==> design/flow/config.mk <==
export PLATFORM = sky130hd
export DESIGN_NAME = apb_slave
export DESIGN_NICKNAME = apb_slave
export VERILOG_FILES = /design/flow/design.v
export SDC_FILE = /design/flow/constraint.sdc
export NUM_CORES = 4
export LEC_CHECK = 0
export ABC_AREA = 0
export CAP_MARGIN = 30
export CELL_PAD_IN_SITES_GLOBAL_PLACEMENT = 3
export CORE_MARGIN = 2
export CORE_UTILIZATION = 15
export CTS_CLUSTER_DIAMETER = 328
export CTS_CLUSTER_SIZE = 10
export GPL_ROUTABILITY_DRIVEN = 0
export GPL_TIMING_DRIVEN = 1
export MAX_ROUTING_LAYER = met4
export MIN_ROUTING_LAYER = met2
export PLACE_DENSITY_LB_ADDON = 0.29
export SLEW_MARGIN = 40
==> design/flow/run.sh <==
#!/bin/bash
# the make line also repeats each setting of config.mk as NAME=value (left out here)
make -C /OpenROAD-flow-scripts/flow DESIGN_CONFIG=/design/flow/config.mk WORK_HOME=/design/flow/orfs CLKGATE_MAP_FILE= finish
==> design/flow/constraint.sdc <==
create_clock -name core_clock -period 2.37 [get_ports {PCLK}]
set_input_delay 0.4740 -clock core_clock [delete_from_list [all_inputs] [get_ports {PCLK}]]
set_output_delay 0.4740 -clock core_clock [all_outputs]
set_load 0.01 [all_outputs]
==> design/flow/design.v <==
module apb_slave (
  input  logic        PCLK,
  input  logic        PRESETn,
  input  logic [31:0] PADDR,
  input  logic        PSEL,
  input  logic        PENABLE,
  input  logic        PWRITE,
  input  logic [31:0] PWDATA,
  output logic [31:0] PRDATA,
  output logic        PREADY,
  output logic        PSLVERR
);
  logic [15:0] [31:0] registers;
  logic [3:0] addr_index;
  logic       addr_valid;
  assign addr_index = PADDR[5:2];
  assign addr_valid = (PADDR[31:6] == 0);
  typedef enum logic [1:0] {
    IDLE,
    SETUP,
    ACCESS
  } apb_state_t;
  apb_state_t current_state, next_state;
  always_ff @(posedge PCLK or negedge PRESETn) begin
    if (!PRESETn) begin
      current_state <= IDLE;
    end else begin
      current_state <= next_state;
    end
  end
  always_comb begin
    case (current_state)
      IDLE: begin
        if (PSEL && !PENABLE)
          next_state = SETUP;
        else
          next_state = IDLE;
      end
      SETUP: begin
        if (PSEL && PENABLE)
          next_state = ACCESS;
        else
          next_state = IDLE;
      end
      ACCESS: begin
        if (PSEL && !PENABLE)
          next_state = SETUP;
        else
          next_state = IDLE;
      end
      default:
        next_state = IDLE;
    endcase
  end
  always_ff @(posedge PCLK or negedge PRESETn) begin
    if (!PRESETn) begin
      for (int i = 0; i < 16; i++)
        registers[i] <= 32'h0;
      PRDATA <= 32'h0;
      PREADY <= 1'b1;   
      PSLVERR <= 1'b0;  
    end
    else begin
      PREADY <= (next_state != SETUP);
      PSLVERR <= 1'b0;
      if (current_state == SETUP && PSEL && PENABLE) begin
        if (!addr_valid) begin
          PSLVERR <= 1'b1;
        end
        else if (!PWRITE) begin
          PRDATA <= registers[addr_index];
        end
      end
      if (current_state == ACCESS && PSEL && PENABLE && addr_valid && PWRITE) begin
        registers[addr_index] <= PWDATA;
      end
    end
  end
endmodule
==> results_dict.tcl, run 1 <==
# yosys + openroad results
set metrics [dict create \
    syn_area_um2 24500 \
    crit_slowest_cell "or4_4" \
    arrival_ns 2.99 \
    crit_path_end "registers[133]" \
    hpwl_mm 50.2 \
    tightest_slew_ns 0.818 \
    vias_per_cell 4.82 \
    async_flop_share 1.00 \
    die_height_um 408 \
    power.density_nw_per_um2 602 \
    numSynthFlops 549 \
    comb_power_w 0.00100 \
    core_region_area_um2 163000 \
    drt_iter0_drc 1700 \
    clkSinkCount 549 \
    seqPwrFrac 0.500 \
    synth_cell_type_count 38 \
    finalCriticalPeriod_ns 2.45 \
    ys_cells 1518 \
    numCtsBuffers 60 \
    rows 148 \
    internal_power_w 0.0141 \
    die_x_um 408 \
    cp.required_ns 2.91 \
    ir_drop_mv 0.529 \
    status "finished with violations" \
    grt_use_total 0.153 \
    antenna_found_initial 0 \
    max_freq_mhz 408 \
    slowest_delay_ns 0.46 \
    routed_wl_mm 82.6 \
    crit_path_max_fanout 19 \
    h-tree-depth 2 \
    busiest_layer "met3" \
    worstSetupStartpoint "PADDR[13]" \
    grt_start_max_net_pins 82 \
    synth_top_cell_by_count "dfrtp_1" \
    globalRouteMet1Util 0 \
    slew_headroom 0.453 \
    clock_power_share 0.447 \
    synth_cells 1518 \
    tool_warnings 31 \
    ant_nets 0 \
    via_count 18700 \
    area_growth_syn_to_layout_pct 27.1 \
    ys.flop_type "dfrtp_1" \
    fin_nets 1751 \
    fillers 17500 \
    muxShareOfSynthArea 0.370 \
    logic_area_um2 10300 \
    cp_num_cells 9 \
    placed_area_um2 29200 \
    fp-utilization 0.151 \
    p_sw_frac 0.247 \
    cp_top_family "simple AND/OR/NAND/NOR gates" \
    end_kind "flop" \
    regArea_um2 13700 \
    grt_pass1_wl_mm 118 \
    rsz0062_at_grt "yes" \
    grt_pass1_vias 23000 \
    stdcell_area_um2 31100 \
    report.final.hold_viol_count 0 \
    hp-start "PENABLE" \
    path_cells "clkdlybuf4s50_1, nor4_2, nand4_1, buf_6, nand4bb_1, buf_4, or4_4, buf_12, mux2_1" \
    ys.warnings.count 1 \
    io_buffers 100 \
    syn-num-nets 1589 \
    topCombFamilyByArea "multiplexers" \
    p_leak_nw 14.5 \
    top_cells_by_count "547 x dfrtp_1, 464 x mux2_2, 128 x mux4_2" \
    yosys-stat-area_um2 24500 \
    ys_seq_frac 0.561 \
    yosysTopAreaCellShare 0.559 \
    avgSynthCellArea_um2 16.1 \
    reg2reg_to "registers[480]" \
    p_sw_w 0.00463 \
    power-top-group "sequential cells" \
    ys_top_cells_by_area "dfrtp_1 56%, mux2_2 21%, mux4_2 12%, mux2_1 3.0%, a22oi_1 2.0%" \
    whs_path_depth 2 \
    clockBufferDepth 3 \
    power_frac_comb 0.053 \
    finalSetupViolCount 43 \
    cts_tree "built" \
    pwr.group.clock_w 0.00838 \
    clock_latency_ns 0.67 \
    so_faults "setup timing" \
    reg2reg_from "current_state[1]" \
    met2_usage 0.173 \
    synthAdderAreaFrac 0.00102 \
    design.die.area_um2 167000 \
    cap_violations 0 \
    grtUsageMet3 0.204 \
    holdPathEnd "PREADY" \
    skew_ns 0.0263 \
    post_drt_wl_per_cell_um 21.4 \
    total_power_w 0.0188 \
    path_clk_slew_ns 0.06 \
    hold_path.class "in2reg" \
    worstSetupStartpointType "input pin" \
    ys_sh_aoi 0.0202 \
    sequentialPower_w 0.00938 \
    grt.overflow.total 0 \
    cp_num_buf_inv 4 \
    edf_count 0 \
    firstDrtPassIters 5 \
    boundaryPins 103 \
    yosys.area_share.simple 0.0201 \
    r2r_slack_ns 0.01 \
    setup_ws_ns -0.0825 \
    fin_crit_sh 1.03 \
    xor_area_frac 0.000357 \
    cts_root_buf "clkbuf_16" \
    drc_errors 0 \
    path_class "in2reg" \
    largest_area_cell "dfrtp_1" \
    drv_slew 0 \
    worst-r2r-cell-count 8 \
]
-- per-layer routing --
layer | up-vias | share of wire | wire length [µm]
met4 | 0 | 0.039 | 3210
li1 | 5910 | - | -
met5 | - | 0 | 0
met3 | 245 | 0.43 | 35500
met2 | 5717 | 0.53 | 44000
met1 | 6795 | 0 | 0
-- area by class of cell --
type	instances	area share
Antenna cell	14	0.00112
Clock buffer	61	0.0483
Clock inverter	2	0.000803
Inverter	6	0.000803
Multi-Input combinational cell	832	0.332
Sequential cell	549	0.441
Tap cell	2175	0.0874
Timing Repair Buffer	231	0.0887
-- metrics by stage --
step,utilization,worst slack (ns),hold slack (ns),TNS (ns),instances
2_1_floorplan,-,-0.597,0.178,-109.98,1518
3_3_place_gp,0.179,-0.903,0.348,-352.01,3780
3_5_place_dp,0.179,-0.923,0.352,-351.17,3780
4_1_cts,0.190,-0.0907,0.223,-6.72,3848
5_1_grt,0.191,-0.197,0.223,-25.61,3856
6_report,0.192,-0.0825,0.186,-1.40,3870
-- what timing repair did --
item                                    4_1_cts  5_1_grt
endpoints found under the setup margin      193      397
cloned                                        2        5
gates resized                                15       25
buffers inserted                              2        3
hold endpoints to repair                     40        0
pin swaps                                     1        6
hold buffers                                  1        0
==> run 2, diff against run 1 <==
- ABC_AREA: 0 -> 1
- CAP_MARGIN: 30 -> 5
- CELL_PAD_IN_SITES_GLOBAL_PLACEMENT: 3 -> 0
- CORE_ASPECT_RATIO: not set -> 0.91
- CORE_MARGIN: 2 -> 4
- CORE_UTILIZATION: 15 -> 57
- CTS_CLUSTER_DIAMETER: 328 -> 267
- CTS_CLUSTER_SIZE: 10 -> not set
- GPL_TIMING_DRIVEN: 1 -> 0
- HOLD_SLACK_MARGIN: not set -> 0.28
- MIN_ROUTING_LAYER: met2 -> met1
- PLACE_DENSITY_LB_ADDON: 0.29 -> not set
- SLEW_MARGIN: 40 -> 20
- TNS_END_PERCENT: not set -> 45
- clock period: 2.37 -> 5.0 ns (I/O delays scaled with it)
==> results_dict.tcl, run 2 <==
# yosys + openroad results
set metrics [dict create \
    path_class "in2reg" \
    status "finished with violations" \
    worst-r2r-cell-count 7 \
    grt_pass1_wl_mm 182 \
    grt_pass1_vias 29100 \
    pwr.group.clock_w 0.00467 \
    report.final.hold_viol_count 0 \
    drc_errors 0 \
    place_ws_ns -0.397 \
    core_region_area_um2 51200 \
    fin_nets 4533 \
    post_drt_wl_per_cell_um 23.8 \
    grt.overflow.total 0 \
    largest_area_cell "dfrtp_1" \
    ys_cells 4298 \
    fin_cells 5201 \
    sequentialPower_w 0.00445 \
    topCombFamilyByArea "simple AND/OR/NAND/NOR gates" \
    p_sw_frac 0.279 \
    skew_ns 0.0242 \
    so_faults "setup timing" \
    antenna_found_initial 5 \
    vias_per_cell 6.20 \
    worstSetupStartpointType "input pin" \
    syn-num-nets 4369 \
    routed_wl_mm 124 \
    reg2reg_from "current_state[2]" \
    async_flop_share 1.00 \
    power-top-group "clock" \
    cp.required_ns 5.53 \
    power.density_nw_per_um2 306 \
    die_height_um 225 \
    numSynthFlops 549 \
    ys.flop_type "dfrtp_1" \
    cp_num_cells 14 \
    ys_seq_frac 0.465 \
    yosysTopAreaCellShare 0.463 \
    ys_sh_aoi 0.0224 \
    power_frac_comb 0.114 \
    crit_path_max_fanout 10 \
    p_leak_nw 17.4 \
    cp_top_family "buffers and inverters" \
    ir_drop_mv 0.299 \
    drv_slew 0 \
    cap_violations 0 \
    worstSetupStartpoint "PADDR[3]" \
    finalCriticalPeriod_ns 5.08 \
    slew_headroom 0.118 \
    p_sw_w 0.00288 \
    tool_warnings 30 \
    io_buffers 97 \
    synthAdderAreaFrac 0.000846 \
    firstDrtPassIters 9 \
    synth_cells 4298 \
    xor_area_frac 0.000550 \
    synth_cell_type_count 24 \
    fp-utilization 0.578 \
    post-route-util 0.656 \
    internal_power_w 0.00742 \
    path_cells "clkdlybuf4s50_1, inv_1, clkbuf_1, clkbuf_1, ha_1, buf_2, inv_1, buf_1, clkbuf_1, nor2_1, nand3_1, nand2_1, nand2_1, nand2_1" \
    clock_power_share 0.454 \
    numCtsBuffers 58 \
    r2r_slack_ns 2.10 \
    crit_path_end "registers[218]" \
    reg2reg_to "PRDATA[19]" \
    finalSetupViolCount 13 \
    ys_top_cells_by_area "dfrtp_1 46%, nand2_1 28%, nand3_1 9.5%, nand4_1 3.5%, clkbuf_1 2.3%" \
    fillers 4877 \
    drt_iter0_drc 5185 \
    clkSinkCount 549 \
    boundaryPins 103 \
    avgSynthCellArea_um2 6.88 \
    yosys-stat-area_um2 29600 \
    holdPathEnd "registers[472]" \
    hp-start "registers[472]" \
    h-tree-depth 2 \
    dp.cells 5089 \
    yosys.area_share.simple 0.454 \
    placed_area_um2 31600 \
    comb_power_w 0.00118 \
    path_clk_slew_ns 0.06 \
    die_x_um 247 \
    clockBufferDepth 3 \
    rows 79 \
    slowest_delay_ns 0.84 \
    end_kind "flop" \
    top_cells_by_count "2188 x nand2_1, 560 x nand3_1, 547 x dfrtp_1" \
    hpwl_mm 90.9 \
    cts_tree "built" \
    clock_latency_ns 0.65 \
    cp_num_buf_inv 8 \
    cts_setup_buffers 0 \
    max_freq_mhz 197 \
    syn_area_um2 29600 \
    whs_path_depth 2 \
    seqPwrFrac 0.432 \
    hold_path.class "reg2reg" \
    rsz0062_at_grt "no" \
    design.die.area_um2 55600 \
    synth_top_cell_by_count "nand2_1" \
    ys.warnings.count 1 \
    edf_count 0 \
    area_growth_syn_to_layout_pct 13.7 \
    tightest_slew_ns 1.32 \
    via_count 32300 \
    setup_ws_ns -0.0786 \
    crit_slowest_cell "buf_1" \
    grt_start_max_net_pins 98 \
    stdcell_area_um2 33600 \
    ant_nets 0 \
    arrival_ns 5.61 \
    fin_crit_sh 1.02 \
    cts_root_buf "clkbuf_16" \
    grt_use_total 0.453 \
    muxShareOfSynthArea 0 \
]
[run 2: cell type report]
class,count,area (µm²),area share
sequential,549,13700,0.409
clock inverter,20,284,0.00845
tap,688,861,0.0256
inverter,47,176,0.00525
antenna,4,10.0,0.000298
clock buffer,87,1730,0.0515
buffer,350,1530,0.0454
multi-input combinational,3352,14100,0.420
timing repair buffer,104,1150,0.0342
[run 2: routing by layer]
metal,vias to the layer above,share of wire,track usage
li1,14200,-,-
met1,15100,0.38,0.598
met2,2487,0.39,0.593
met3,560,0.13,0.118
met4,0,0.098,0.340
met5,-,0,-
[run 2: timing repair]
action | CTS | global route
hold buffers | 1 | 0
hold endpoints to repair | 16 | 0
resized | 0 | 1
endpoints found under the setup margin | 0 | 3
[run 2: through the flow]
step	TNS, ns	power [W]	hold slack (ns)
after floorplan	0	0.00507	0.442
after CTS	0	0.0102	0.473
after global routing	0	0.0105	0.486
final	-0.470	0.0103	0.471
after detailed placement	-57.68	0.00563	0.458
after global placement	-	0.00562	0.454
==> run 3, diff against run 2 <==
- CAP_MARGIN: 5 -> 20
- CELL_PAD_IN_SITES_GLOBAL_PLACEMENT: 0 -> not set
- CORE_ASPECT_RATIO: 0.91 -> not set
- CORE_MARGIN: 4 -> 2
- CORE_UTILIZATION: 57 -> 72
- CTS_CLUSTER_DIAMETER: 267 -> not set
- CTS_CLUSTER_SIZE: not set -> 10
- GPL_ROUTABILITY_DRIVEN: 0 -> not set
- GPL_TIMING_DRIVEN: 0 -> not set
- HOLD_SLACK_MARGIN: 0.28 -> not set
- MAX_ROUTING_LAYER: met4 -> not set
- MIN_ROUTING_LAYER: met1 -> not set
- TNS_END_PERCENT: 45 -> not set
- clock period: 5.0 -> 2.19 ns (I/O delays scaled with it)
==> results_dict.tcl, run 3 <==
# yosys + openroad results
set metrics [dict create \
    core_region_area_um2 40600 \
    place_ws_ns -0.386 \
    status "complete, no violations" \
    top_cells_by_count "2188 x nand2_1, 560 x nand3_1, 547 x dfrtp_1" \
    crit_slowest_cell "clkdlybuf4s50_1" \
    muxShareOfSynthArea 0 \
    path_class "reg2out" \
    gp_congestion 0.907 \
    boundaryPins 103 \
    finalCriticalPeriod_ns 2.13 \
    hpwl_mm 61.3 \
    clock_latency_ns 0.64 \
    syn_area_um2 29600 \
    fillers 2518 \
    area_growth_syn_to_layout_pct 16.5 \
    synth_cells 4298 \
    tool_warnings 35 \
    vias_per_cell 6.59 \
    synth_cell_type_count 24 \
    cts_root_buf "clkbuf_16" \
    hold_buffers 1 \
    ys_seq_frac 0.465 \
    numCtsBuffers 61 \
    rsz0062_at_grt "no" \
    max_freq_mhz 470 \
    reg2reg_from "current_state[1]" \
    avgSynthCellArea_um2 6.88 \
    syn-num-nets 4369 \
    yosys.area_share.simple 0.454 \
    antenna_found_initial 5 \
    post_drt_wl_per_cell_um 22.1 \
    crit_path_max_fanout 2 \
    drt_iter0_drc 5515 \
    firstDrtPassIters 7 \
    ys_top_cells_by_area "dfrtp_1 46%, nand2_1 28%, nand3_1 9.5%, nand4_1 3.5%, clkbuf_1 2.3%" \
    ys_sh_aoi 0.0224 \
    worstSetupStartpointType "flop" \
    setup_ws_ns 0.0629 \
    power.density_nw_per_um2 639 \
    crit_path_end "PRDATA[16]" \
    pwr.group.clock_w 0.00928 \
    ys.flop_type "dfrtp_1" \
    h-tree-depth 2 \
    xor_area_frac 0.000550 \
    io_buffers 100 \
    yosysTopAreaCellShare 0.463 \
    whs_ns 0.337 \
    ir_drop_mv 0.596 \
    topCombFamilyByArea "simple AND/OR/NAND/NOR gates" \
    sequentialPower_w 0.0102 \
    arrival_ns 1.69 \
    worstSetupStartpoint "PRDATA[16]" \
    p_sw_frac 0.268 \
    largest_area_cell "dfrtp_1" \
    seqPwrFrac 0.462 \
    clkSinkCount 549 \
    slowest_delay_ns 0.72 \
    synthAdderAreaFrac 0.000846 \
    die_height_um 207 \
    slew_headroom 0.511 \
    cp_num_cells 1 \
    setup-tns-final_ns 0 \
    reg2reg_to "registers[480]" \
    numSynthFlops 549 \
    ys.warnings.count 1 \
    worst-r2r-cell-count 8 \
    cp_top_family "buffers and inverters" \
    fp-utilization 0.728 \
    yosys-stat-area_um2 29600 \
    hold_path.class "in2async" \
    r2r_slack_ns 0.24 \
    fin_nets 4404 \
    grt_start_max_net_pins 102 \
    clock_power_share 0.422 \
    report.final.hold_viol_count 0 \
    post-route-util 0.847 \
    tightest_slew_ns 0.733 \
    skew_ns 0.0197 \
    ant_nets 0 \
    p_sw_w 0.00590 \
    async_flop_share 1.00 \
    comb_power_w 0.00256 \
    cts_setup_buffers 0 \
    grt_pass1_vias 31100 \
    grt.overflow.total 0 \
    fin_crit_sh 0.971 \
    rows 74 \
    finalSetupViolCount 0 \
    p_leak_nw 17.8 \
    power-top-group "sequential cells" \
    total_power_w 0.0220 \
    power_frac_comb 0.116 \
    grt_use_total 0.509 \
    design.die.area_um2 42700 \
    routed_wl_mm 108 \
    ys_cells 4298 \
    synth_top_cell_by_count "nand2_1" \
    edf_count 0 \
    ctsResizeCount 0 \
    grt_pass1_wl_mm 167 \
    drv_slew 0 \
    clockBufferDepth 3 \
    via_count 32200 \
    cp.required_ns 1.75 \
    internal_power_w 0.0161 \
    cp_num_buf_inv 1 \
    cts_tree "built" \
    end_kind "output pin" \
    cap_violations 0 \
    path_clk_slew_ns 0.06 \
    path_cells "clkdlybuf4s50_1" \
    drc_errors 0 \
    die_x_um 207 \
]
run 3: layer usage:
layer	track usage	wire [µm]	vias to the layer above
li1	-	-	13900
met1	0.634	35700	14600
met2	0.748	45800	2928
met3	0.177	17700	761
met4	0.350	8690	2
met5	0	13	-
run 3: cell type report:
class	instances	area (µm²)	area share
Timing Repair Buffer	322	3880	0.113
Multi-Input combinational cell	3352	14300	0.414
Clock inverter	2	38.8	0.00113
Sequential cell	549	13700	0.399
Clock buffer	78	1630	0.0474
Antenna cell	5	12.5	0.000363
Inverter	47	201	0.00585
Tap cell	532	666	0.0193
run 3: metrics by stage:
stage,std cells,cell area (µm²)
detailed placement,4801,32800
global placement,4801,32800
global route,4886,34400
floorplan,4298,29700
CTS,4882,34400
finish,4887,34400
==> run 4, diff against run 3 <==
- CAP_MARGIN: 20 -> 10
- CELL_PAD_IN_SITES_GLOBAL_PLACEMENT: not set -> 0
- CTS_CLUSTER_SIZE: 10 -> 43
- GPL_ROUTABILITY_DRIVEN: not set -> 0
- GPL_TIMING_DRIVEN: not set -> 1
- HOLD_SLACK_MARGIN: not set -> -0.09
- MAX_ROUTING_LAYER: not set -> met5
- MIN_ROUTING_LAYER: not set -> met1
- PLACE_DENSITY_LB_ADDON: not set -> 0.07
- TNS_END_PERCENT: not set -> 80
- clock period: 2.19 -> 2.18 ns (I/O delays scaled with it)
==> results_dict.tcl, run 4 <==
# yosys + openroad results
set metrics [dict create \
    tightest_slew_ns 0.839 \
    hpwl_mm 62.1 \
    largest_area_cell "dfrtp_1" \
    ys_seq_frac 0.465 \
    post-route-util 0.850 \
    top_cells_by_count "2188 x nand2_1, 560 x nand3_1, 547 x dfrtp_1" \
    crit_slowest_cell "clkdlybuf4s50_1" \
    firstDrtPassIters 9 \
    synth_cells 4298 \
    synth_cell_type_count 24 \
    ys_cells 4298 \
    numCtsBuffers 56 \
    reg2reg_to "registers[493]" \
    fin_crit_sh 0.961 \
    yosysTopAreaCellShare 0.463 \
    finalSetupViolCount 0 \
    power-top-group "sequential cells" \
    crit_path_end "PREADY" \
    fin_cells 4928 \
    end_kind "output pin" \
    syn_area_um2 29600 \
    slowest_delay_ns 0.52 \
    p_leak_nw 17.9 \
    p_sw_w 0.00603 \
    rsz0062_at_grt "no" \
    boundaryPins 103 \
    finalCriticalPeriod_ns 2.10 \
    cap_violations 0 \
    cts_tree "built" \
    area_growth_syn_to_layout_pct 16.8 \
    power_frac_comb 0.112 \
    ys.warnings.count 1 \
    comb_power_w 0.00254 \
    die_x_um 207 \
    ys_sh_aoi 0.0224 \
    synth_top_cell_by_count "nand2_1" \
    tool_warnings 29 \
    clock_latency_ns 0.63 \
    core_region_area_um2 40600 \
    fp-utilization 0.728 \
    power.density_nw_per_um2 655 \
    numSynthFlops 549 \
    muxShareOfSynthArea 0 \
    avgSynthCellArea_um2 6.88 \
    h-tree-depth 2 \
    post_drt_wl_per_cell_um 21.6 \
    topCombFamilyByArea "simple AND/OR/NAND/NOR gates" \
    clockBufferDepth 3 \
    reg2reg_from "current_state[1]" \
    sequentialPower_w 0.0102 \
    cp.required_ns 1.74 \
    clock_power_share 0.437 \
    yosys.area_share.simple 0.454 \
    grt.overflow.total 0 \
    ys_top_cells_by_area "dfrtp_1 46%, nand2_1 28%, nand3_1 9.5%, nand4_1 3.5%, clkbuf_1 2.3%" \
    xor_area_frac 0.000550 \
    r2r_slack_ns 0.20 \
    design.die.area_um2 42700 \
    die_height_um 207 \
    worst-r2r-cell-count 8 \
    grt_pass1_wl_mm 165 \
    p_sw_frac 0.267 \
    worstSetupStartpoint "PREADY" \
    grt_start_max_net_pins 85 \
    seqPwrFrac 0.451 \
    slew_headroom 0.435 \
    path_class "reg2out" \
    edf_count 0 \
    ys.flop_type "dfrtp_1" \
    hold_path.class "in2async" \
    rows 74 \
    drt_iter0_drc 5614 \
    drv_slew 0 \
    cts_root_buf "clkbuf_16" \
    fin_nets 4414 \
    status "complete, no violations" \
    synthAdderAreaFrac 0.000846 \
    io_buffers 100 \
    skew_ns 0.0118 \
    syn-num-nets 4369 \
    max_freq_mhz 477 \
    report.final.hold_viol_count 0 \
    routed_wl_mm 106 \
    arrival_ns 1.66 \
    worstSetupStartpointType "flop" \
    drc_errors 0 \
    path_clk_slew_ns 0.06 \
    ir_drop_mv 0.738 \
    cp_num_cells 1 \
    path_cells "clkdlybuf4s50_1" \
    vias_per_cell 6.58 \
    antenna_found_initial 10 \
    clkSinkCount 549 \
    cp_top_family "buffers and inverters" \
    yosys-stat-area_um2 29600 \
    cp_num_buf_inv 1 \
    via_count 32400 \
    crit_path_max_fanout 1 \
    async_flop_share 1.00 \
    grt_pass1_vias 31400 \
    internal_power_w 0.0166 \
    ant_nets 0 \
    grt_use_total 0.505 \
    whs_ns 0.351 \
    pwr.group.clock_w 0.00987 \
    dp.cells 4813 \
]
==> run 4: layout make-up <==
type,count,area [µm²]
Antenna cell,9,22.5
Clock buffer,88,1700
Clock inverter,14,155
Fill cell,2515,6110
Inverter,47,201
Multi-Input combinational cell,3353,14300
Sequential cell,549,13700
Tap cell,532,666
Timing Repair Buffer,336,3770
==> run 4: per-layer routing <==
layer | GRT usage | vias up | wire length, µm
met5 | 0.00346 | - | 31
met4 | 0.382 | 4 | 8910
met3 | 0.170 | 833 | 16900
met2 | 0.743 | 2948 | 45500
met1 | 0.619 | 14700 | 34800
li1 | - | 13900 | -
==> run 4: per-stage QoR <==
step	worst slack (ns)	total power (W)	TNS, ns	area (µm²)
2_1_floorplan	-0.0296	0.0116	-2.59	29700
3_3_place_gp	-0.376	0.0128	-133.61	32600
3_5_place_dp	-0.486	0.0128	-181.86	32600
4_1_cts	0.0791	0.0224	0	34500
5_1_grt	0.0272	0.0231	0	34500
6_report	0.0847	0.0226	0	34500
==> run 4: what timing repair did <==
| action | CTS | global route |
|---|---|---|
| setup endpoints to repair | 0 | 239 |
| resized | 0 | 1 |
| buffers inserted | 0 | 2 |
| hold endpoints to repair | 31 | 0 |
| hold buffers | 1 | 0 |
==> run 5, diff against run 4 <==
- ABC_AREA: 1 -> not set
- CAP_MARGIN: 10 -> 20
- CELL_PAD_IN_SITES_GLOBAL_PLACEMENT: 0 -> not set
- CTS_CLUSTER_DIAMETER: not set -> 27
- GPL_ROUTABILITY_DRIVEN: 0 -> not set
- GPL_TIMING_DRIVEN: 1 -> not set
- HOLD_SLACK_MARGIN: -0.09 -> not set
- MAX_ROUTING_LAYER: met5 -> not set
- MIN_ROUTING_LAYER: met1 -> not set
- PLACE_DENSITY_LB_ADDON: 0.07 -> not set
- SETUP_SLACK_MARGIN: not set -> 0.57
- TNS_END_PERCENT: 80 -> not set
- clock period: 2.18 -> 2.12 ns (I/O delays scaled with it)
==> results_dict.tcl, run 5 <==
# collected from the flow reports
set metrics [dict create \
    status "aborted with a tool error" \
    last-stage-reached "global routing" \
    edf_count 0 \
    cts_root_buf "clkbuf_16" \
    top_cells_by_count "547 x dfrtp_1, 464 x mux2_2, 128 x mux4_2" \
    io_buffers 100 \
    avgSynthCellArea_um2 16.1 \
    die_x_um 188 \
    ys.warnings.count 1 \
    syn_area_um2 24500 \
    muxShareOfSynthArea 0.370 \
    hpwl_mm 34.6 \
    numSynthFlops 549 \
    synthAdderAreaFrac 0.00102 \
    synth_cells 1518 \
    boundaryPins 103 \
    die_height_um 188 \
    clkSinkCount 549 \
    synth_cell_type_count 38 \
    ys.flop_type "dfrtp_1" \
    ys_sh_aoi 0.0202 \
    yosys.area_share.simple 0.0201 \
    yosysTopAreaCellShare 0.559 \
    topCombFamilyByArea "multiplexers" \
    ys_seq_frac 0.561 \
    async_flop_share 1.00 \
    fp-utilization 0.731 \
    yosys-stat-area_um2 24500 \
    design.die.area_um2 35500 \
    clockBufferDepth 3 \
    synth_top_cell_by_count "dfrtp_1" \
    largest_area_cell "dfrtp_1" \
    h-tree-depth 3 \
    ys_top_cells_by_area "dfrtp_1 56%, mux2_2 21%, mux4_2 12%, mux2_1 3.0%, a22oi_1 2.0%" \
    rows 67 \
    ys_cells 1518 \
    numCtsBuffers 110 \
    gp_congestion 0.788 \
    place_ws_ns -0.898 \
    syn-num-nets 1589 \
    core_region_area_um2 33500 \
    xor_area_frac 0.000357 \
]
-- run 5: what timing repair did --
item	4_1_cts
pin swaps	10
endpoints found under the setup margin	579
hold buffers	1
endpoints found under the hold margin	24
setup buffers	13
gates resized	175
gates cloned	8
-- run 5: through the flow --
| step | cells | instance area [µm²] | util |
|---|---|---|---|
| 4_1_cts | 2273 | 31800 | 0.947 |
| 3_5_place_dp | 2043 | 26900 | 0.801 |
| 3_3_place_gp | 2042 | 26800 | 0.800 |
| 2_1_floorplan | 1518 | 24900 | - |
==> run 6, diff against run 5 <==
- ABC_AREA: not set -> 1
- CTS_CLUSTER_DIAMETER: 27 -> not set
- CTS_CLUSTER_SIZE: 43 -> not set
- SETUP_SLACK_MARGIN: 0.57 -> 0.43
- TNS_END_PERCENT: not set -> 10
- clock period: 2.12 -> 1.5 ns (I/O delays scaled with it)
==> results_dict.tcl, run 6 <==
# yosys + openroad results
set metrics [dict create \
    grt_pass1_wl_mm 178 \
    finalSetupViolCount 545 \
    boundaryPins 103 \
    avgSynthCellArea_um2 6.88 \
    numSynthFlops 549 \
    firstDrtPassIters 14 \
    ys_cells 4298 \
    ys_seq_frac 0.465 \
    async_flop_share 1.00 \
    fp-utilization 0.728 \
    fin_cells 5012 \
    die_height_um 207 \
    ant_nets 0 \
    clock_power_share 0.431 \
    p_sw_frac 0.269 \
    xor_area_frac 0.000550 \
    cts_root_buf "clkbuf_16" \
    cp.required_ns 2.01 \
    crit_path_end "registers[151]" \
    whs_ns 0.0834 \
    edf_count 0 \
    cap_violations 0 \
    rsz0062_at_grt "yes" \
    finalCriticalPeriod_ns 2.07 \
    cts_tree "built" \
    core_region_area_um2 40600 \
    so_faults "setup timing" \
    drv_slew 0 \
    path_class "reg2reg" \
    area_growth_syn_to_layout_pct 21.8 \
    arrival_ns 2.58 \
    synth_top_cell_by_count "nand2_1" \
    yosys-stat-area_um2 29600 \
    io_buffers 100 \
    post_drt_wl_per_cell_um 23.0 \
    clockBufferDepth 3 \
    reg2reg_to "registers[151]" \
    sequentialPower_w 0.0148 \
    status "finished with violations" \
    report.final.hold_viol_count 0 \
    tool_warnings 33 \
    via_count 33700 \
    max_freq_mhz 484 \
    setup_ws_ns -0.567 \
    cp_top_family "simple AND/OR/NAND/NOR gates" \
    skew_ns 0.0170 \
    muxShareOfSynthArea 0 \
    power-top-group "sequential cells" \
    cp_num_cells 11 \
    slowest_delay_ns 0.35 \
    rows 74 \
    drc_errors 0 \
    syn_area_um2 29600 \
    reg2reg_from "current_state[1]" \
    clkSinkCount 549 \
    ir_drop_mv 1.03 \
    design.die.area_um2 42700 \
    worst-r2r-cell-count 11 \
    yosys.area_share.simple 0.454 \
    grt_use_total 0.546 \
    path_clk_slew_ns 0.06 \
    seqPwrFrac 0.443 \
    fin_nets 4502 \
    place_ws_ns -1.03 \
    worstSetupStartpoint "current_state[1]" \
    synth_cell_type_count 24 \
    p_sw_w 0.00899 \
    cp_num_buf_inv 4 \
    hpwl_mm 67.2 \
    top_cells_by_count "2188 x nand2_1, 560 x nand3_1, 547 x dfrtp_1" \
    worstSetupStartpointType "flop" \
    ys.flop_type "dfrtp_1" \
    grt_start_max_net_pins 67 \
    pwr.group.clock_w 0.0144 \
    vias_per_cell 6.72 \
    fin_crit_sh 1.38 \
    synth_cells 4298 \
    power.density_nw_per_um2 929 \
    numCtsBuffers 55 \
    grt.overflow.total 0 \
    drt_iter0_drc 6827 \
    topCombFamilyByArea "simple AND/OR/NAND/NOR gates" \
    syn-num-nets 4369 \
    comb_power_w 0.00423 \
    clock_latency_ns 0.64 \
    die_x_um 207 \
    routed_wl_mm 115 \
    ys_sh_aoi 0.0224 \
    crit_top_cell "nand2_1" \
    power_frac_comb 0.126 \
    p_leak_nw 18.7 \
    ys.warnings.count 1 \
    yosysTopAreaCellShare 0.463 \
    grt_pass1_vias 32800 \
    ys_top_cells_by_area "dfrtp_1 46%, nand2_1 28%, nand3_1 9.5%, nand4_1 3.5%, clkbuf_1 2.3%" \
    crit_path_max_fanout 10 \
    largest_area_cell "dfrtp_1" \
    tightest_slew_ns 0.565 \
    crit_slowest_cell "dfrtp_1" \
    gp_congestion 0.915 \
    hold_path.class "in2async" \
    synthAdderAreaFrac 0.000846 \
    end_kind "flop" \
    r2r_slack_ns -0.57 \
    path_cells "nand2_1, nor2_1, nand4_1, buf_4, nor2_4, buf_4, buf_6, nand3_4, buf_12, nand2_1, nand2_1" \
    slew_headroom 0.623 \
    h-tree-depth 2 \
    dp.cells 4898 \
    internal_power_w 0.0245 \
    antenna_found_initial 6 \
]
[run 6: layout make-up]
| type | instances | area, µm² |
|---|---|---|
| Fill cell | 2146 | 4630 |
| Sequential cell | 549 | 13700 |
| Antenna cell | 6 | 15.0 |
| Clock buffer | 87 | 1710 |
| Inverter | 47 | 206 |
| Clock inverter | 13 | 140 |
| Timing Repair Buffer | 426 | 5110 |
| Multi-Input combinational cell | 3352 | 14400 |
| Tap cell | 532 | 666 |
[run 6: through the flow]
step           power, W   util  cell area [µm²]  TNS (ns)
2_1_floorplan    0.0170      -            30000   -209.53
3_3_place_gp     0.0190  0.830            33800   -450.86
3_5_place_dp     0.0190  0.830            33800   -476.58
4_1_cts          0.0330  0.881            35800   -172.69
5_1_grt          0.0341  0.886            36000   -226.49
6_report         0.0335  0.886            36000   -199.46
[run 6: repair_timing]
item	in CTS	in global routing
hold buffers	1	0
setup buffers	4	1
pin swaps	4	2
setup endpoints to repair	579	579
cloned	2	0
hold endpoints to repair	205	0
resized	167	82
[run 6: metal layers]
layer	track usage	vias up	wire length, µm
met5	0	-	13
met4	0.392	2	9320
met3	0.219	990	19800
met2	0.786	3349	49300
met1	0.669	15200	36900
li1	-	14100	-
==> run 7, diff against run 6 <==
- CTS_CLUSTER_DIAMETER: not set -> 353
- PLACE_DENSITY: not set -> 0.64
- SETUP_SLACK_MARGIN: 0.43 -> -0.13
- TNS_END_PERCENT: 10 -> not set
- clock period: 1.5 -> 2.14 ns (I/O delays scaled with it)
==> results_dict.tcl, run 7 <==
# yosys + openroad results
set metrics [dict create \
    status "complete, no violations" \
    topCombFamilyByArea "simple AND/OR/NAND/NOR gates" \
    pwr.group.clock_w 0.0100 \
    gp_congestion 0.909 \
    clockBufferDepth 3 \
    reg2reg_to "registers[459]" \
    path_cells "clkdlybuf4s50_1" \
    p_sw_frac 0.268 \
    report.final.hold_viol_count 0 \
    design.die.area_um2 42700 \
    cts_root_buf "clkbuf_16" \
    arrival_ns 1.65 \
    core_region_area_um2 40600 \
    worst-r2r-cell-count 10 \
    cp_num_cells 1 \
    power_frac_comb 0.117 \
    fin_crit_sh 0.973 \
    numSynthFlops 549 \
    routed_wl_mm 106 \
    ant_nets 0 \
    synth_cell_type_count 24 \
    ys.warnings.count 1 \
    fp-utilization 0.728 \
    logic_area_um2 14300 \
    vias_per_cell 6.52 \
    whs_ns 0.323 \
    synth_top_cell_by_count "nand2_1" \
    max_freq_mhz 480 \
    cp_num_buf_inv 1 \
    crit_path_max_fanout 1 \
    avgSynthCellArea_um2 6.88 \
    seqPwrFrac 0.450 \
    top_cells_by_count "2188 x nand2_1, 560 x nand3_1, 547 x dfrtp_1" \
    internal_power_w 0.0169 \
    grt_start_max_net_pins 77 \
    worstSetupStartpointType "flop" \
    via_count 32100 \
    cp.required_ns 1.71 \
    ys_seq_frac 0.465 \
    grt_use_total 0.503 \
    cp_top_family "buffers and inverters" \
    grt_pass1_wl_mm 165 \
    clock_power_share 0.433 \
    ctsResizeCount 0 \
    comb_power_w 0.00270 \
    cts_tree "built" \
    hpwl_mm 63.2 \
    synth_cells 4298 \
    r2r_slack_ns 0.16 \
    drv_slew 0 \
    largest_area_cell "dfrtp_1" \
    muxShareOfSynthArea 0 \
    power-top-group "sequential cells" \
    syn-num-nets 4369 \
    power.density_nw_per_um2 664 \
    post-route-util 0.856 \
    drc_errors 0 \
    async_flop_share 1.00 \
    rows 74 \
    tool_warnings 31 \
    regArea_um2 13700 \
    crit_slowest_cell "clkdlybuf4s50_1" \
    yosys-stat-area_um2 29600 \
    finalCriticalPeriod_ns 2.08 \
    xor_area_frac 0.000550 \
    reg2reg_from "current_state[1]" \
    hold_path.class "in2async" \
    ys.flop_type "dfrtp_1" \
    clkSinkCount 549 \
    syn_area_um2 29600 \
    die_height_um 207 \
    fin_nets 4425 \
    slowest_delay_ns 0.52 \
    firstDrtPassIters 6 \
    p_sw_w 0.00619 \
    boundaryPins 103 \
    finalSetupViolCount 0 \
    ys_cells 4298 \
    clock_latency_ns 0.63 \
    cts_setup_buffers 0 \
    fillers 2518 \
    die_x_um 207 \
    path_class "reg2out" \
    cap_violations 0 \
    slew_headroom 0.594 \
    yosysTopAreaCellShare 0.463 \
    sequentialPower_w 0.0104 \
    antenna_found_initial 9 \
    synthAdderAreaFrac 0.000846 \
    ys_sh_aoi 0.0224 \
    h-tree-depth 2 \
    p_leak_nw 18.0 \
    end_kind "output pin" \
    crit_path_end "PREADY" \
    edf_count 0 \
    yosys.area_share.simple 0.454 \
    skew_ns 0.0202 \
    hold_buffers 1 \
    grt_pass1_vias 31000 \
    numCtsBuffers 57 \
    post_drt_wl_per_cell_um 21.5 \
    grt.overflow.total 0 \
    ys_top_cells_by_area "dfrtp_1 46%, nand2_1 28%, nand3_1 9.5%, nand4_1 3.5%, clkbuf_1 2.3%" \
    io_buffers 100 \
    worstSetupStartpoint "PREADY" \
    drt_iter0_drc 5004 \
    area_growth_syn_to_layout_pct 17.6 \
    tightest_slew_ns 0.602 \
    path_clk_slew_ns 0.06 \
    ir_drop_mv 0.638 \
]
-- run 7: metal layers --
layer / track usage / vias to the layer above / part of all wire
li1: - / 14000 / -
met1: 0.628 / 14600 / 0.34
met2: 0.754 / 2843 / 0.43
met3: 0.155 / 702 / 0.16
met4: 0.342 / 10 / 0.073
met5: 0.00230 / - / 0.00053
-- run 7: through the flow --
stage	power [W]	TNS, ns	instances	setup slack, ns	area (µm²)
2_1_floorplan	0.0119	-38.66	4298	-0.150	29600
3_3_place_gp	0.0131	-133.53	4826	-0.371	32900
6_report	0.0231	0	4932	0.0577	34800
3_5_place_dp	0.0131	-154.46	4826	-0.418	32900
5_1_grt	0.0235	-0.148	4930	-0.0291	34800
4_1_cts	0.0229	0	4928	0.0441	34800
-- run 7: final cells by class --
class                      instances  area share
inverter                          47     0.00579
sequential                       549       0.395
multi-input combinational       3352       0.410
clock buffer                      84      0.0491
clock inverter                    17     0.00399
timing repair buffer             347       0.117
antenna                            4    0.000288
tap                              532      0.0191
==> run 8, diff against run 7 <==
- ABC_AREA: 1 -> not set
- CAP_MARGIN: 20 -> 10
- CELL_PAD_IN_SITES_GLOBAL_PLACEMENT: not set -> 1
- CORE_ASPECT_RATIO: not set -> 1.87
- CORE_UTILIZATION: 72 -> 24
- CTS_CLUSTER_DIAMETER: 353 -> not set
- GPL_ROUTABILITY_DRIVEN: not set -> 0
- GPL_TIMING_DRIVEN: not set -> 1
- MAX_ROUTING_LAYER: not set -> met4
- MIN_ROUTING_LAYER: not set -> met2
- PLACE_DENSITY: 0.64 -> 0.84
- SETUP_SLACK_MARGIN: -0.13 -> not set
- TNS_END_PERCENT: not set -> 80
- clock period: 2.14 -> 3.76 ns (I/O delays scaled with it)
==> results_dict.tcl, run 8 <==
# yosys + openroad results
set metrics [dict create \
    status "complete, no violations" \
    vias_per_cell 6.25 \
    area_growth_syn_to_layout_pct 16.5 \
    clockBufferDepth 3 \
    pwr.group.clock_w 0.00470 \
    whs_ns 0.186 \
    p_sw_frac 0.230 \
    arrival_ns 3.37 \
    drt_iter0_drc 2422 \
    setup-tns-final_ns 0 \
    rsz0062_at_grt "no" \
    power.density_nw_per_um2 389 \
    place_ws_ns 0.382 \
    h-tree-depth 2 \
    io_buffers 100 \
    worstSetupStartpoint "PADDR[2]" \
    path_class "in2reg" \
    report.final.hold_viol_count 0 \
    ir_drop_mv 0.312 \
    sequentialPower_w 0.00590 \
    setup_ws_ns 0.853 \
    max_freq_mhz 344 \
    yosys-stat-area_um2 24500 \
    rows 160 \
    syn_area_um2 24500 \
    p_sw_w 0.00255 \
    finalSetupViolCount 0 \
    design.die.area_um2 105000 \
    cts_tree "built" \
    reg2reg_to "registers[155]" \
    ys_sh_aoi 0.0202 \
    drv_slew 0 \
    cts_setup_buffers 0 \
    dp.cells 2833 \
    grt.overflow.total 0 \
    boundaryPins 103 \
    total_power_w 0.0111 \
    numCtsBuffers 45 \
    post_drt_wl_per_cell_um 21.2 \
    fin_crit_sh 0.773 \
    synthAdderAreaFrac 0.00102 \
    core_region_area_um2 101000 \
    tool_warnings 34 \
    cp.required_ns 4.22 \
    tightest_slew_ns 0.895 \
    firstDrtPassIters 8 \
    ctsResizeCount 0 \
    grt_start_max_net_pins 129 \
    avgSynthCellArea_um2 16.1 \
    path_clk_slew_ns 0.07 \
    grt_pass1_wl_mm 95.2 \
    async_flop_share 1.00 \
    numSynthFlops 549 \
    finalCriticalPeriod_ns 2.91 \
    antenna_found_initial 0 \
    skew_ns 0.0181 \
    cts_root_buf "clkbuf_16" \
    comb_power_w 0.000500 \
    crit_slowest_cell "a22oi_1" \
    top_cells_by_count "547 x dfrtp_1, 464 x mux2_2, 128 x mux4_2" \
    via_count 18300 \
    ant_nets 0 \
    hpwl_mm 36.2 \
    die_x_um 238 \
    yosysTopAreaCellShare 0.559 \
    ys.warnings.count 1 \
    topCombFamilyByArea "multiplexers" \
    cap_violations 0 \
    seqPwrFrac 0.532 \
    hold_path.class "in2async" \
    slowest_delay_ns 0.62 \
    worstSetupStartpointType "input pin" \
    largest_area_cell "dfrtp_1" \
    path_cells "clkbuf_8, buf_12, mux4_2, a22oi_1, nand2_1, mux2_2" \
    synth_cell_type_count 38 \
    end_kind "flop" \
    edf_count 0 \
    clock_latency_ns 0.58 \
    grt_pass1_vias 21600 \
    synth_cells 1518 \
    syn-num-nets 1589 \
    ys_seq_frac 0.561 \
    grt_use_total 0.187 \
    clkSinkCount 549 \
    cp_top_family "multiplexers" \
    cp_num_cells 6 \
    crit_path_end "PRDATA[16]" \
    yosys.area_share.simple 0.0201 \
    muxShareOfSynthArea 0.370 \
    power_frac_comb 0.045 \
    reg2reg_from "current_state[1]" \
    routed_wl_mm 62.0 \
    internal_power_w 0.00855 \
    power-top-group "sequential cells" \
    ys_cells 1518 \
    fp-utilization 0.241 \
    fin_nets 1655 \
    hold_buffers 0 \
    slew_headroom 0.404 \
    r2r_slack_ns 1.37 \
    ys.flop_type "dfrtp_1" \
    synth_top_cell_by_count "dfrtp_1" \
    ys_top_cells_by_area "dfrtp_1 56%, mux2_2 21%, mux4_2 12%, mux2_1 3.0%, a22oi_1 2.0%" \
    cp_num_buf_inv 2 \
    clock_power_share 0.423 \
    worst-r2r-cell-count 6 \
    die_height_um 441 \
    crit_path_max_fanout 83 \
    xor_area_frac 0.000357 \
    fin_cells 2926 \
    drc_errors 0 \
    p_leak_nw 13.7 \
]
==> run 8: final cells by class <==
class,count,area [µm²]
clock buffers,63,1300
flip-flops and latches,549,13700
multi-input cells,832,10100
well taps,1296,1620
fillers,9927,72900
inverters,6,22.5
clock inverters,17,123
repair buffers,150,1570
diodes,13,32.5
==> run 8: metal layers <==
metal	up-vias	share of wire	global-route usage
met4	0	0.081	0.0417
met1	6676	0	-
met3	478	0.37	0.213
met2	5396	0.55	0.234
li1	5736	-	-
met5	-	0	-
==> run 8: stage by stage <==
| stage | instance area (µm²) | util |
|---|---|---|
| after detailed placement | 27100 | 0.267 |
| final | 28600 | 0.281 |
| after global placement | 27100 | 0.267 |
| after CTS | 28500 | 0.281 |
| after floorplan | 24500 | - |
| after global routing | 28500 | 0.281 |
==> run 9, diff against run 8 <==
- CELL_PAD_IN_SITES_GLOBAL_PLACEMENT: 1 -> 0
- CORE_ASPECT_RATIO: 1.87 -> not set
- CORE_UTILIZATION: 24 -> 70
- CTS_CLUSTER_SIZE: not set -> 41
- MAX_ROUTING_LAYER: met4 -> met5
- MIN_ROUTING_LAYER: met2 -> met1
- PLACE_DENSITY: 0.84 -> not set
- SETUP_SLACK_MARGIN: not set -> 0.57
- clock period: 3.76 -> 2.18 ns (I/O delays scaled with it)
==> results_dict.tcl, run 9 <==
# yosys + openroad results
set metrics [dict create \
    reg2reg_to "registers[280]" \
    clkSinkCount 549 \
    p_sw_frac 0.226 \
    ys_top_cells_by_area "dfrtp_1 56%, mux2_2 21%, mux4_2 12%, mux2_1 3.0%, a22oi_1 2.0%" \
    design.die.area_um2 36500 \
    ys.flop_type "dfrtp_1" \
    ys_sh_aoi 0.0202 \
    drc_errors 0 \
    cp_num_cells 10 \
    fin_crit_sh 1.08 \
    seqPwrFrac 0.493 \
    slew_headroom 0.538 \
    skew_ns 0.0153 \
    synth_cell_type_count 38 \
    yosys.area_share.simple 0.0201 \
    core_region_area_um2 34500 \
    firstDrtPassIters 5 \
    fin_cells 2207 \
    clock_latency_ns 0.60 \
    crit_slowest_cell "dfrtp_1" \
    ys_cells 1518 \
    clock_power_share 0.458 \
    post-route-util 0.877 \
    routed_wl_mm 70.5 \
    largest_area_cell "dfrtp_1" \
    finalSetupViolCount 334 \
    cts_tree "built" \
    power_frac_comb 0.048 \
    muxShareOfSynthArea 0.370 \
    grt_pass1_wl_mm 96.6 \
    yosys-stat-area_um2 24500 \
    post_drt_wl_per_cell_um 32.0 \
    end_kind "flop" \
    syn_area_um2 24500 \
    synthAdderAreaFrac 0.00102 \
    setup_ws_ns -0.165 \
    slowest_delay_ns 0.37 \
    area_growth_syn_to_layout_pct 23.7 \
    topCombFamilyByArea "multiplexers" \
    path_class "reg2reg" \
    io_buffers 100 \
    async_flop_share 1.00 \
    max_freq_mhz 426 \
    grt_pass1_vias 16200 \
    setup-tns-final_ns -18.98 \
    numSynthFlops 549 \
    xor_area_frac 0.000357 \
    total_power_w 0.0207 \
    die_x_um 191 \
    cts_root_buf "clkbuf_16" \
    r2r_slack_ns -0.17 \
    synth_top_cell_by_count "dfrtp_1" \
    ir_drop_mv 0.682 \
    avgSynthCellArea_um2 16.1 \
    reg2reg_from "current_state[1]" \
    ant_nets 0 \
    numCtsBuffers 54 \
    tightest_slew_ns 0.690 \
    worst-r2r-cell-count 10 \
    die_height_um 191 \
    top_cells_by_count "547 x dfrtp_1, 464 x mux2_2, 128 x mux4_2" \
    status "finished with violations" \
    crit_path_end "registers[280]" \
    synth_cells 1518 \
    fp-utilization 0.709 \
    drv_slew 0 \
    crit_path_max_fanout 8 \
    drt_iter0_drc 1324 \
    grt_use_total 0.358 \
    hpwl_mm 35.3 \
    finalCriticalPeriod_ns 2.35 \
    cap_violations 0 \
    ys.warnings.count 1 \
    ys_seq_frac 0.561 \
    vias_per_cell 7.03 \
    clockBufferDepth 3 \
    hp-start "PSEL" \
    worstSetupStartpoint "current_state[1]" \
    yosysTopAreaCellShare 0.559 \
    path_cells "nand4_1, buf_4, nor2_4, nand4bb_4, buf_4, buf_6, nor3_4, buf_6, clkbuf_16, mux2_2" \
    grt.overflow.total 0 \
    pwr.group.clock_w 0.00947 \
    path_clk_slew_ns 0.06 \
    power-top-group "sequential cells" \
    arrival_ns 2.82 \
    comb_power_w 0.000999 \
    hold_path.class "in2reg" \
    report.final.hold_viol_count 0 \
    cp.required_ns 2.66 \
    grt_start_max_net_pins 78 \
    holdPathEnd "current_state[0]" \
    whs_path_depth 2 \
    p_sw_w 0.00468 \
    tool_warnings 33 \
    internal_power_w 0.0160 \
    power.density_nw_per_um2 682 \
    rows 68 \
    cp_top_family "buffers and inverters" \
    dp.cells 2049 \
    sequentialPower_w 0.0102 \
    boundaryPins 103 \
    h-tree-depth 2 \
    via_count 15500 \
    worstSetupStartpointType "flop" \
    rsz0062_at_grt "yes" \
    syn-num-nets 1589 \
    edf_count 0 \
    so_faults "setup timing" \
    p_leak_nw 15.2 \
    cp_num_buf_inv 5 \
    antenna_found_initial 0 \
    fin_nets 1777 \
]
run 9: what timing repair did:
item | in CTS | in global routing
hold buffers | 1 | 0
gates resized | 169 | 84
cloned | 10 | 18
setup endpoints to repair | 578 | 578
pin swaps | 7 | 6
endpoints found under the hold margin | 32 | 0
buffers inserted | 18 | 9
run 9: layer usage:
metal  share of wire  GRT usage
met1            0.38      0.483
met5               0          0
met4           0.048      0.141
met2            0.49      0.584
met3           0.074     0.0703
run 9: final cells by class:
| type | count | area (µm²) |
|---|---|---|
| Tap cell | 455 | 569 |
| Antenna cell | 1 | 2.50 |
| Clock buffer | 86 | 1670 |
| Inverter | 6 | 25.0 |
| Timing Repair Buffer | 263 | 3460 |
| Sequential cell | 549 | 13700 |
| Fill cell | 1409 | 4240 |
| Clock inverter | 15 | 131 |
| Multi-Input combinational cell | 832 | 10700 |
run 9: stage by stage:
stage          instance area (µm²)  setup slack, ns  hold WS, ns
6_report                     30300           -0.165        0.271
5_1_grt                      30300           -0.199        0.295
4_1_cts                      29400          0.00897        0.242
3_5_place_dp                 26900           -0.813        0.360
3_3_place_gp                 26900           -0.776        0.361
2_1_floorplan                24900           -0.749        0.140
==> run 10, diff against run 9 <==
- CELL_PAD_IN_SITES_DETAIL_PLACEMENT: not set -> 1
- CORE_ASPECT_RATIO: not set -> 0.8
- CORE_MARGIN: 2 -> 10
- CORE_UTILIZATION: 70 -> 16
- CTS_CLUSTER_SIZE: 41 -> 63
- GPL_TIMING_DRIVEN: 1 -> not set
- MAX_ROUTING_LAYER: met5 -> not set
- PLACE_DENSITY_LB_ADDON: not set -> 0.21
- SETUP_SLACK_MARGIN: 0.57 -> not set
- TNS_END_PERCENT: 80 -> 10
- clock period: 2.18 -> 6.76 ns (I/O delays scaled with it)
==> results_dict.tcl, run 10 <==
# yosys + openroad results
set metrics [dict create \
    status "complete, no violations" \
    ys_cells 1518 \
    path_cells "buf_6, inv_1, ha_1, nor3b_1, nor4b_2, nand2_2, buf_4, mux2_2" \
    clockBufferDepth 3 \
    crit_path_end "registers[439]" \
    p_sw_frac 0.232 \
    worstSetupStartpointType "input pin" \
    cts_root_buf "clkbuf_16" \
    p_leak_nw 13.8 \
    yosys.area_share.simple 0.0201 \
    skew_ns 0.00951 \
    hold_buffers 0 \
    die_height_um 370 \
    cp_top_family "simple AND/OR/NAND/NOR gates" \
    core_region_area_um2 152000 \
    grt_pass1_vias 15900 \
    clock_power_share 0.470 \
    via_count 13700 \
    yosys-stat-area_um2 24500 \
    path_class "in2reg" \
    firstDrtPassIters 4 \
    comb_power_w 0.000281 \
    finalSetupViolCount 0 \
    post_drt_wl_per_cell_um 20.5 \
    cp.required_ns 7.26 \
    routed_wl_mm 74.8 \
    worst-r2r-cell-count 6 \
    topCombFamilyByArea "multiplexers" \
    boundaryPins 103 \
    setup-tns-final_ns 0 \
    h-tree-depth 2 \
    synth_top_cell_by_count "dfrtp_1" \
    grt_start_max_net_pins 180 \
    hold_path.class "reg2reg" \
    sequentialPower_w 0.00329 \
    pwr.group.clock_w 0.00317 \
    top_cells_by_count "547 x dfrtp_1, 464 x mux2_2, 128 x mux4_2" \
    cts_setup_buffers 0 \
    grt_pass1_wl_mm 111 \
    fin_crit_sh 0.639 \
    whs_path_depth 1 \
    clock_latency_ns 0.62 \
    ir_drop_mv 0.210 \
    die_x_um 458 \
    p_sw_w 0.00156 \
    synth_cell_type_count 38 \
    fp-utilization 0.161 \
    seqPwrFrac 0.488 \
    largest_area_cell "dfrtp_1" \
    grt_use_total 0.0868 \
    power_frac_comb 0.042 \
    hp-start "registers[407]" \
    synthAdderAreaFrac 0.00102 \
    rsz0062_at_grt "no" \
    internal_power_w 0.00517 \
    design.die.area_um2 169000 \
    muxShareOfSynthArea 0.370 \
    worstSetupStartpoint "PADDR[3]" \
    ctsResizeCount 0 \
    ys_seq_frac 0.561 \
    reg2reg_from "current_state[1]" \
    drc_errors 0 \
    clkSinkCount 549 \
    hpwl_mm 44.8 \
    syn_area_um2 24500 \
    vias_per_cell 3.77 \
    power.density_nw_per_um2 227 \
    finalCriticalPeriod_ns 4.32 \
    area_growth_syn_to_layout_pct 20.9 \
    tightest_slew_ns 0.981 \
    yosysTopAreaCellShare 0.559 \
    fin_nets 1655 \
    crit_path_max_fanout 51 \
    path_clk_slew_ns 0.06 \
    ys_top_cells_by_area "dfrtp_1 56%, mux2_2 21%, mux4_2 12%, mux2_1 3.0%, a22oi_1 2.0%" \
    whs_ns 0.488 \
    cts_tree "built" \
    power-top-group "sequential cells" \
    tool_warnings 32 \
    max_freq_mhz 232 \
    synth_cells 1518 \
    arrival_ns 4.82 \
    io_buffers 100 \
    slew_headroom 0.346 \
    cp_num_buf_inv 3 \
    syn-num-nets 1589 \
    cp_num_cells 8 \
    cap_violations 0 \
    xor_area_frac 0.000357 \
    report.final.hold_viol_count 0 \
    numCtsBuffers 59 \
    antenna_found_initial 7 \
    grt.overflow.total 0 \
    edf_count 0 \
    r2r_slack_ns 3.66 \
    ys.warnings.count 1 \
    avgSynthCellArea_um2 16.1 \
    slowest_delay_ns 0.68 \
    drv_slew 0 \
    async_flop_share 1.00 \
    num_antenna_cells 0 \
    holdPathEnd "registers[407]" \
    ys.flop_type "dfrtp_1" \
    numSynthFlops 549 \
    ant_nets 0 \
    reg2reg_to "registers[439]" \
    rows 128 \
    drt_iter0_drc 632 \
    crit_slowest_cell "nand2_2" \
    end_kind "flop" \
    ys_sh_aoi 0.0202 \
]
run 10: per-stage QoR:
step / std cells / util / instance area [µm²] / power, W / setup WS [ns]
after floorplan: 1518 / - / 24500 / 0.00345 / 2.53
after global placement: 3536 / 0.182 / 27700 / 0.00363 / 1.75
after detailed placement: 3537 / 0.182 / 27800 / 0.00364 / 1.72
after CTS: 3639 / 0.195 / 29600 / 0.00689 / 2.42
after global routing: 3640 / 0.195 / 29600 / 0.00705 / 2.22
final: 3640 / 0.195 / 29600 / 0.00673 / 2.44
run 10: routing by layer:
layer  GRT usage  part of all wire  vias up
met3      0.0149             0.035      122
met2       0.153              0.50      200
li1            -                 -     5806
met4      0.0219             0.023        2
met5           0          0.000094        -
met1       0.110              0.44     7577
run 10: final cells by class:
type	instances	area, µm²
Fill cell	16600	123000
Tap cell	2015	2520
Multi-Input combinational cell	832	10100
Inverter	6	22.5
Clock inverter	6	33.8
Clock buffer	96	1810
Timing Repair Buffer	136	1350
Sequential cell	549	13700
==> run 11, diff against run 10 <==
- ABC_AREA: not set -> 0
- CAP_MARGIN: 10 -> 20
- CELL_PAD_IN_SITES_DETAIL_PLACEMENT: 1 -> not set
- CELL_PAD_IN_SITES_GLOBAL_PLACEMENT: 0 -> not set
- CORE_ASPECT_RATIO: 0.8 -> not set
- CORE_MARGIN: 10 -> 2
- CORE_UTILIZATION: 16 -> 15
- CTS_CLUSTER_DIAMETER: not set -> 328
- CTS_CLUSTER_SIZE: 63 -> 10
- GPL_TIMING_DRIVEN: not set -> 0
- MIN_ROUTING_LAYER: met1 -> met2
- PLACE_DENSITY_LB_ADDON: 0.21 -> 0.29
- SLEW_MARGIN: 20 -> 35
- TNS_END_PERCENT: 10 -> not set
- clock period: 6.76 -> 5.0 ns (I/O delays scaled with it)
==> results_dict.tcl, run 11 <==
# yosys + openroad results
set metrics [dict create \
    status "complete, no violations" \
    ys_top_cells_by_area "dfrtp_1 56%, mux2_2 21%, mux4_2 12%, mux2_1 3.0%, a22oi_1 2.0%" \
    die_height_um 408 \
    seqPwrFrac 0.500 \
    p_sw_frac 0.243 \
    slowest_delay_ns 0.62 \
    area_growth_syn_to_layout_pct 23.0 \
    worstSetupStartpointType "input pin" \
    tool_warnings 28 \
    ys.flop_type "dfrtp_1" \
    slew_headroom 0.353 \
    drv_slew 0 \
    synthAdderAreaFrac 0.00102 \
    yosysTopAreaCellShare 0.559 \
    avgSynthCellArea_um2 16.1 \
    yosys-stat-area_um2 24500 \
    synth_cells 1518 \
    crit_slowest_cell "clkbuf_1" \
    grt_pass1_wl_mm 111 \
    path_class "in2reg" \
    setup_ws_ns 0.351 \
    yosys.area_share.simple 0.0201 \
    ir_drop_mv 0.264 \
    clkSinkCount 549 \
    end_kind "flop" \
    grt_use_total 0.136 \
    topCombFamilyByArea "multiplexers" \
    routed_wl_mm 76.4 \
    ys_cells 1518 \
    grt_pass1_vias 22700 \
    synth_top_cell_by_count "dfrtp_1" \
    arrival_ns 5.16 \
    ys_seq_frac 0.561 \
    post_drt_wl_per_cell_um 19.6 \
    fin_nets 1759 \
    internal_power_w 0.00673 \
    hold_buffers 0 \
    vias_per_cell 4.84 \
    fin_crit_sh 0.930 \
    cp.required_ns 5.51 \
    numCtsBuffers 60 \
    syn-num-nets 1589 \
    cts_root_buf "clkbuf_16" \
    ant_nets 0 \
    finalSetupViolCount 0 \
    hpwl_mm 50.8 \
    clock_latency_ns 0.65 \
    worstSetupStartpoint "PADDR[3]" \
    p_leak_nw 14.0 \
    muxShareOfSynthArea 0.370 \
    edf_count 0 \
    total_power_w 0.00888 \
    design.die.area_um2 167000 \
    power.density_nw_per_um2 295 \
    clockBufferDepth 3 \
    power_frac_comb 0.049 \
    report.final.hold_viol_count 0 \
    synth_cell_type_count 38 \
    syn_area_um2 24500 \
    cap_violations 0 \
    path_cells "clkbuf_1, clkbuf_1, clkbuf_1, inv_1, ha_1, nor3b_1, nor4b_2, nand2_1, buf_1, mux2_2" \
    max_freq_mhz 215 \
    drt_iter0_drc 2123 \
    path_clk_slew_ns 0.06 \
    post-route-util 0.185 \
    largest_area_cell "dfrtp_1" \
    dp.cells 3801 \
    core_region_area_um2 163000 \
    reg2reg_to "registers[298]" \
    sequentialPower_w 0.00444 \
    numSynthFlops 549 \
    crit_path_max_fanout 10 \
    cts_setup_buffers 0 \
    via_count 18800 \
    xor_area_frac 0.000357 \
    cp_num_cells 10 \
    fin_cells 3893 \
    grt_start_max_net_pins 84 \
    die_x_um 408 \
    rows 148 \
    worst-r2r-cell-count 6 \
    p_sw_w 0.00216 \
    boundaryPins 103 \
    antenna_found_initial 0 \
    clock_power_share 0.451 \
    cts_tree "built" \
    pwr.group.clock_w 0.00400 \
    hold_path.class "in2async" \
    async_flop_share 1.00 \
    fp-utilization 0.151 \
    ctsResizeCount 0 \
    crit_path_end "registers[298]" \
    drc_errors 0 \
    place_ws_ns -0.178 \
    io_buffers 98 \
    cp_top_family "buffers and inverters" \
    top_cells_by_count "547 x dfrtp_1, 464 x mux2_2, 128 x mux4_2" \
    ys.warnings.count 1 \
    cp_num_buf_inv 5 \
    rsz0062_at_grt "no" \
    skew_ns 0.0199 \
    r2r_slack_ns 1.93 \
    power-top-group "sequential cells" \
    crit_top_cell "clkbuf_1" \
    whs_ns 0.159 \
    grt.overflow.total 0 \
    tightest_slew_ns 0.970 \
    h-tree-depth 2 \
    firstDrtPassIters 27 \
    comb_power_w 0.000436 \
    ys_sh_aoi 0.0202 \
    finalCriticalPeriod_ns 4.65 \
    reg2reg_from "current_state[1]" \
]
## run 11: layer usage
metal  global-route usage  up-vias  wire (µm)
li1                     -     5935          -
met1                    -     6856          0
met2                0.158     5642      39100
met3                0.187      389      32700
met4               0.0263       19       3940
met5               0.0362        -        724
## run 11: per-stage QoR
stage | area (µm²) | setup TNS [ns]
CTS | 30100 | 0
global route | 30100 | 0
global placement | 28200 | -
floorplan | 24500 | 0
finish | 30100 | 0
detailed placement | 28500 | -4.71
## run 11: final cells by class
cell class | instances | area (µm²)
antenna | 18 | 45.0
buffer | 131 | 689
clock buffer | 74 | 1580
fill | 17500 | 132000
inverter | 6 | 22.5
multi-input combinational | 832 | 10100
sequential | 549 | 13700
tap | 2175 | 2720
timing repair buffer | 108 | 1240
Power figures rest on the tool's default switching activity, not on a simulated workload.
